Setup of P:
## LASER
module LASER (
    input CLK,
    input RST,
    input [3:0] X,
    input [3:0] Y,
    output reg [3:0] C1X,
    output reg [3:0] C1Y,
    output reg [3:0] C2X,
    output reg [3:0] C2Y,
    output reg DONE);
Size in the first run: ~390 flip-flops.
make LEC_CHECK=0 ABC_AREA=1 CAP_MARGIN=20 CELL_PAD_IN_SITES_GLOBAL_PLACEMENT=3 CORE_ASPECT_RATIO=1.42 CORE_MARGIN=9 CORE_UTILIZATION=40 CTS_CLUSTER_SIZE=62 GPL_ROUTABILITY_DRIVEN=0 GPL_TIMING_DRIVEN=1 MAX_ROUTING_LAYER=met5 PLACE_DENSITY=0.53 SETUP_SLACK_MARGIN=-0.06 SLEW_MARGIN=20 finish   # period 10.0 ns
run.sh (not shown) runs the stock make flow with config.mk's settings and CLKGATE_MAP_FILE=.
P was carried through to the last stage, and its layout satisfied the timing, DRC and antenna checks.
Changes in Q relative to P:
# P
export LEC_CHECK = 0
export ABC_AREA = 1
export CAP_MARGIN = 20
export CELL_PAD_IN_SITES_GLOBAL_PLACEMENT = 3
export CORE_ASPECT_RATIO = 1.42
export CORE_MARGIN = 9
export CORE_UTILIZATION = 40
export CTS_CLUSTER_SIZE = 62
export GPL_ROUTABILITY_DRIVEN = 0
export GPL_TIMING_DRIVEN = 1
export MAX_ROUTING_LAYER = met5
export PLACE_DENSITY = 0.53
export SETUP_SLACK_MARGIN = -0.06
export SLEW_MARGIN = 20
create_clock -name core_clock -period 10.0 [get_ports {CLK}]
# Q
export LEC_CHECK = 0
export ABC_AREA = 1
export CAP_MARGIN = 20
export CELL_PAD_IN_SITES_GLOBAL_PLACEMENT = 3
export CORE_ASPECT_RATIO = 1.42
export CORE_MARGIN = 6
export CORE_UTILIZATION = 63
export CTS_CLUSTER_SIZE = 91
export GPL_ROUTABILITY_DRIVEN = 0
export GPL_TIMING_DRIVEN = 1
export HOLD_SLACK_MARGIN = -0.09
export MAX_ROUTING_LAYER = met4
export PLACE_DENSITY = 0.53
export SETUP_SLACK_MARGIN = -0.06
export SLEW_MARGIN = 30
create_clock -name core_clock -period 10.0 [get_ports {CLK}]
Results
Of P and Q, just one finished clean: P. Tool error GPL-0301 stopped Q during global placement without I/O (3_1_place_gp_skip_io); no final results. [compare] base=P new=Q: number of cells produced by synthesis held, die width went down 42 um, cell area after synthesis held. As far as share of flip-flops with an asynchronous set or reset is concerned, P and Q perform about the same. Compared with P, Q shows die size that has gone down by more than a quarter. Comparing area of the core for P and Q, the smaller number came from Q. On effective utilization at floorplan, the lower figure sits with P, not Q. Q against P: synthesized-area fraction occupied by adder cells now sits at about the same level; total cell area reported by yosys after synthesis now sits at about the same level; number of placement rows now sits lower. Die extent in y shrinks by more than 10% when moving from P to Q.
> inputs changed (Q -> R)
# Q
export LEC_CHECK = 0
export ABC_AREA = 1
export CAP_MARGIN = 20
export CELL_PAD_IN_SITES_GLOBAL_PLACEMENT = 3
export CORE_ASPECT_RATIO = 1.42
export CORE_MARGIN = 6
export CORE_UTILIZATION = 63
export CTS_CLUSTER_SIZE = 91
export GPL_ROUTABILITY_DRIVEN = 0
export GPL_TIMING_DRIVEN = 1
export HOLD_SLACK_MARGIN = -0.09
export MAX_ROUTING_LAYER = met4
export PLACE_DENSITY = 0.53
export SETUP_SLACK_MARGIN = -0.06
export SLEW_MARGIN = 30
create_clock -name core_clock -period 10.0 [get_ports {CLK}]
# R
export LEC_CHECK = 0
export ABC_AREA = 1
export CAP_MARGIN = 20
export CORE_MARGIN = 2
export CORE_UTILIZATION = 40
export CTS_CLUSTER_SIZE = 40
export GPL_ROUTABILITY_DRIVEN = 0
export GPL_TIMING_DRIVEN = 0
export MAX_ROUTING_LAYER = met4
export PLACE_DENSITY_LB_ADDON = 0.2
export SETUP_SLACK_MARGIN = -0.06
export SLEW_MARGIN = 20
create_clock -name core_clock -period 10.0 [get_ports {CLK}]
==> results <==
R ended with every stage complete and zero timing, DRC or antenna violations. Area inside the core boundary delta for R relative to Q: 60% higher. Comparing R against Q, there is no change at all in mean post-synth cell area. Diff Q -> R: die outline area rose 14000 um^2, placement row count rose 6.8%. Re async set or reset register ratio after synthesis: no difference whatsoever between R and Q.
Here is what was changed in the inputs of S compared with R.
# R
export LEC_CHECK = 0
export ABC_AREA = 1
export CAP_MARGIN = 20
export CORE_MARGIN = 2
export CORE_UTILIZATION = 40
export CTS_CLUSTER_SIZE = 40
export GPL_ROUTABILITY_DRIVEN = 0
export GPL_TIMING_DRIVEN = 0
export MAX_ROUTING_LAYER = met4
export PLACE_DENSITY_LB_ADDON = 0.2
export SETUP_SLACK_MARGIN = -0.06
export SLEW_MARGIN = 20
create_clock -name core_clock -period 10.0 [get_ports {CLK}]
# S
export LEC_CHECK = 0
export CAP_MARGIN = 20
export CORE_MARGIN = 2
export CORE_UTILIZATION = 40
export GPL_ROUTABILITY_DRIVEN = 0
export GPL_TIMING_DRIVEN = 0
export SETUP_SLACK_MARGIN = -0.06
export SLEW_MARGIN = 20
create_clock -name core_clock -period 6.5 [get_ports {CLK}]
==> results <==
The flow completed for S, but it is not clean: the layout still shows negative setup slack. Of the two values seen for startpoint of the most critical setup path, currentState[4] was produced by S and currentState[2] by R. For the non-clock buffer share of cell area, S came in 2.8 points higher than R did. Taking R as the reference, in S shortest clock period the worst path allows after layout now smaller, chip area in the Yosys report went down 2.4%. Compared to R, S has fmax 13 MHz higher. Diff R -> S: mean instance size in the synthesized netlist rose by 28%; power density over the cells higher.
The inputs of T differ from those of S as listed below.
# S
export LEC_CHECK = 0
export CAP_MARGIN = 20
export CORE_MARGIN = 2
export CORE_UTILIZATION = 40
export GPL_ROUTABILITY_DRIVEN = 0
export GPL_TIMING_DRIVEN = 0
export SETUP_SLACK_MARGIN = -0.06
export SLEW_MARGIN = 20
create_clock -name core_clock -period 6.5 [get_ports {CLK}]
# T
export LEC_CHECK = 0
export CAP_MARGIN = 20
export CORE_MARGIN = 2
export CORE_UTILIZATION = 40
export SLEW_MARGIN = 20
create_clock -name core_clock -period 6.5 [get_ports {CLK}]
Notes after the runs:
- Count of clock-buffer cells in the layout: T vs S down 8.0%
- Summary of S and T: one run falls short of a clean finish, namely S.
- The utilization number comes out higher for T vs S.
- | cell area power density | higher: T |
- Between S and T, critical path depth decreased.
Power and IR drop assume default switching activity.
